// axi_timer_counter_top
module axi_timer_counter_top #(
  parameter AXI_ADDR_BW_p = 12     
) (
  input logic  clk,
  input logic  rst_n,
  input logic [AXI_ADDR_BW_p-1:0] i_axi_awaddr,
  input logic  i_axi_awvalid,
  input logic [31:0] i_axi_wdata,
  input logic i_axi_wvalid,
  input logic i_axi_bready,
  input logic [AXI_ADDR_BW_p-1:0] i_axi_araddr,
  input logic i_axi_arvalid,
  input logic i_axi_rready,
  output logic o_axi_awready,
  output logic o_axi_wready,
  output logic [1:0] o_axi_bresp,
  output logic o_axi_bvalid,
  output logic o_axi_arready,
  output logic [31:0] o_axi_rdata,
  output logic [1:0] o_axi_rresp,
  output logic o_axi_rvalid,
  output logic o_cnt0_done,
  output logic o_cnt1_done
);
For scale: about 110 I/O pins, roughly 15000 sq um of cells after synthesis.
==> flow/config.mk <==
export PLATFORM = sky130hd
export DESIGN_NAME = axi_timer_counter_top
export DESIGN_NICKNAME = axi_timer_counter_top
export VERILOG_FILES = /design/flow/design.v
export SDC_FILE = /design/flow/constraint.sdc
export NUM_CORES = 4
export LEC_CHECK = 0
export ABC_AREA = 0
export CAP_MARGIN = 20
export CELL_PAD_IN_SITES_DETAIL_PLACEMENT = 0
export CELL_PAD_IN_SITES_GLOBAL_PLACEMENT = 0
export CORE_MARGIN = 9
export CORE_UTILIZATION = 68
export CTS_CLUSTER_SIZE = 54
export GPL_ROUTABILITY_DRIVEN = 1
export HOLD_SLACK_MARGIN = 0.3
export MAX_ROUTING_LAYER = met5
export PLACE_DENSITY = 0.66
export SLEW_MARGIN = 5
export TNS_END_PERCENT = 85
==> flow/constraint.sdc <==
create_clock -name core_clock -period 5.54 [get_ports {clk}]
set_input_delay 1.1080 -clock core_clock [delete_from_list [all_inputs] [get_ports {clk}]]
set_output_delay 1.1080 -clock core_clock [all_outputs]
set_load 0.01 [all_outputs]
run.sh (not shown) runs the stock make flow with config.mk's settings and CLKGATE_MAP_FILE=.
Change:
ABC_AREA = unset   (was 0)
CELL_PAD_IN_SITES_DETAIL_PLACEMENT = unset   (was 0)
CELL_PAD_IN_SITES_GLOBAL_PLACEMENT = unset   (was 0)
CORE_MARGIN = 2   (was 9)
CORE_UTILIZATION = 8   (was 68)
CTS_CLUSTER_SIZE = unset   (was 54)
GPL_ROUTABILITY_DRIVEN = unset   (was 1)
HOLD_SLACK_MARGIN = unset   (was 0.3)
MAX_ROUTING_LAYER = unset   (was met5)
PLACE_DENSITY = unset   (was 0.66)
SLEW_MARGIN = 20   (was 5)
TNS_END_PERCENT = unset   (was 85)
clock period = 5.91 ns   (was 5.54 ns; I/O delays follow)
Effect: Wire length grows by 19%. Setup slack gets better by 0.14 ns. Clock power barely changes. Critical path depth stays the same.

========
before:
axi_timer_counter_top again, from the RTL that the note above started with.
make LEC_CHECK=0 CAP_MARGIN=20 CELL_PAD_IN_SITES_DETAIL_PLACEMENT=2 CELL_PAD_IN_SITES_GLOBAL_PLACEMENT=3 CORE_MARGIN=2 CORE_UTILIZATION=42 SLEW_MARGIN=20 finish   # period 5.0 ns
before went all the way through the flow, and no timing, DRC or antenna check failed.
For after, these inputs were changed with respect to before:
- a change of CORE_UTILIZATION from 42 to 29
- an added MAX_ROUTING_LAYER of met5
- an added HOLD_SLACK_MARGIN of -0.06
- an added TNS_END_PERCENT of 30
- a change of the clock period (ns, I/O delays scaled along) from 5.0 to 2.75
Notes after the runs:
Of before and after, just one finished clean: before. What the final checks of after revealed, after a flow that finished every stage, was a layout that fails on setup timing. Number of synthesized flops with an enable pin came out exactly the same in after and before. Global-route usage: lower on after. Measured against each other, after and before differ in clock latency reported for the late side of the worst-skew pair, the lower figure coming from before. On wire length of the first global-routing pass, before beats after. Cell area was lower in before than in after. Changes observed in after relative to before: fraction of power consumed by the clock network up 2.1 points; worst-path maximum fanout dropped 15.

========
Starting RTL as in the previous note.
Settings: LEC_CHECK=0, CAP_MARGIN=20, CORE_MARGIN=2, CORE_UTILIZATION=40, SLEW_MARGIN=20; clock period 5.0 ns.
Next try:
--- a/flow/config.mk
+++ b/flow/config.mk
@@ -10 +10 @@
-export CORE_UTILIZATION = 40
+export CORE_UTILIZATION = 52
==> flow/constraint.sdc (replaced) <==
create_clock -name core_clock -period 3.81 [get_ports {clk}]
set_input_delay 0.7620 -clock core_clock [delete_from_list [all_inputs] [get_ports {clk}]]
set_output_delay 0.7620 -clock core_clock [all_outputs]
set_load 0.01 [all_outputs]
Die area is lower by about a fifth.
Core utilization is higher by 15 points.
Final area is higher slightly.
Sequential power is higher by a quarter to a third.
Cell count is lower by a few percent.
Setup slack gets worse by 450 ps.
Via count is higher slightly.
Synthesized area stays the same.
Next try:
--- a/flow/config.mk
+++ b/flow/config.mk
@@ -10 +10,3 @@
-export CORE_UTILIZATION = 52
+export CORE_UTILIZATION = 68
+export CTS_CLUSTER_SIZE = 31
+export SETUP_SLACK_MARGIN = 0.88
==> flow/constraint.sdc (replaced) <==
create_clock -name core_clock -period 3.1 [get_ports {clk}]
set_input_delay 0.6200 -clock core_clock [delete_from_list [all_inputs] [get_ports {clk}]]
set_output_delay 0.6200 -clock core_clock [all_outputs]
set_load 0.01 [all_outputs]
The new run ended with an error in global routing with DPL-0038.
Synthesized cell count is unchanged.
Die area goes down by about 23%.
Area after synthesis stays the same.
Next try:
--- a/flow/config.mk
+++ b/flow/config.mk
@@ -10,3 +10,3 @@
-export CORE_UTILIZATION = 68
-export CTS_CLUSTER_SIZE = 31
-export SETUP_SLACK_MARGIN = 0.88
+export CORE_UTILIZATION = 69
+export CTS_CLUSTER_SIZE = 17
+export SETUP_SLACK_MARGIN = -0.25
==> flow/constraint.sdc (replaced) <==
create_clock -name core_clock -period 3.29 [get_ports {clk}]
set_input_delay 0.6580 -clock core_clock [delete_from_list [all_inputs] [get_ports {clk}]]
set_output_delay 0.6580 -clock core_clock [all_outputs]
set_load 0.01 [all_outputs]
The new run produced a layout that fails on negative setup slack.
Synthesized cell count does not change.
Synthesized area does not change.
Die area shrinks by 1.4%.
Power is estimated from default activity; no workload was simulated.
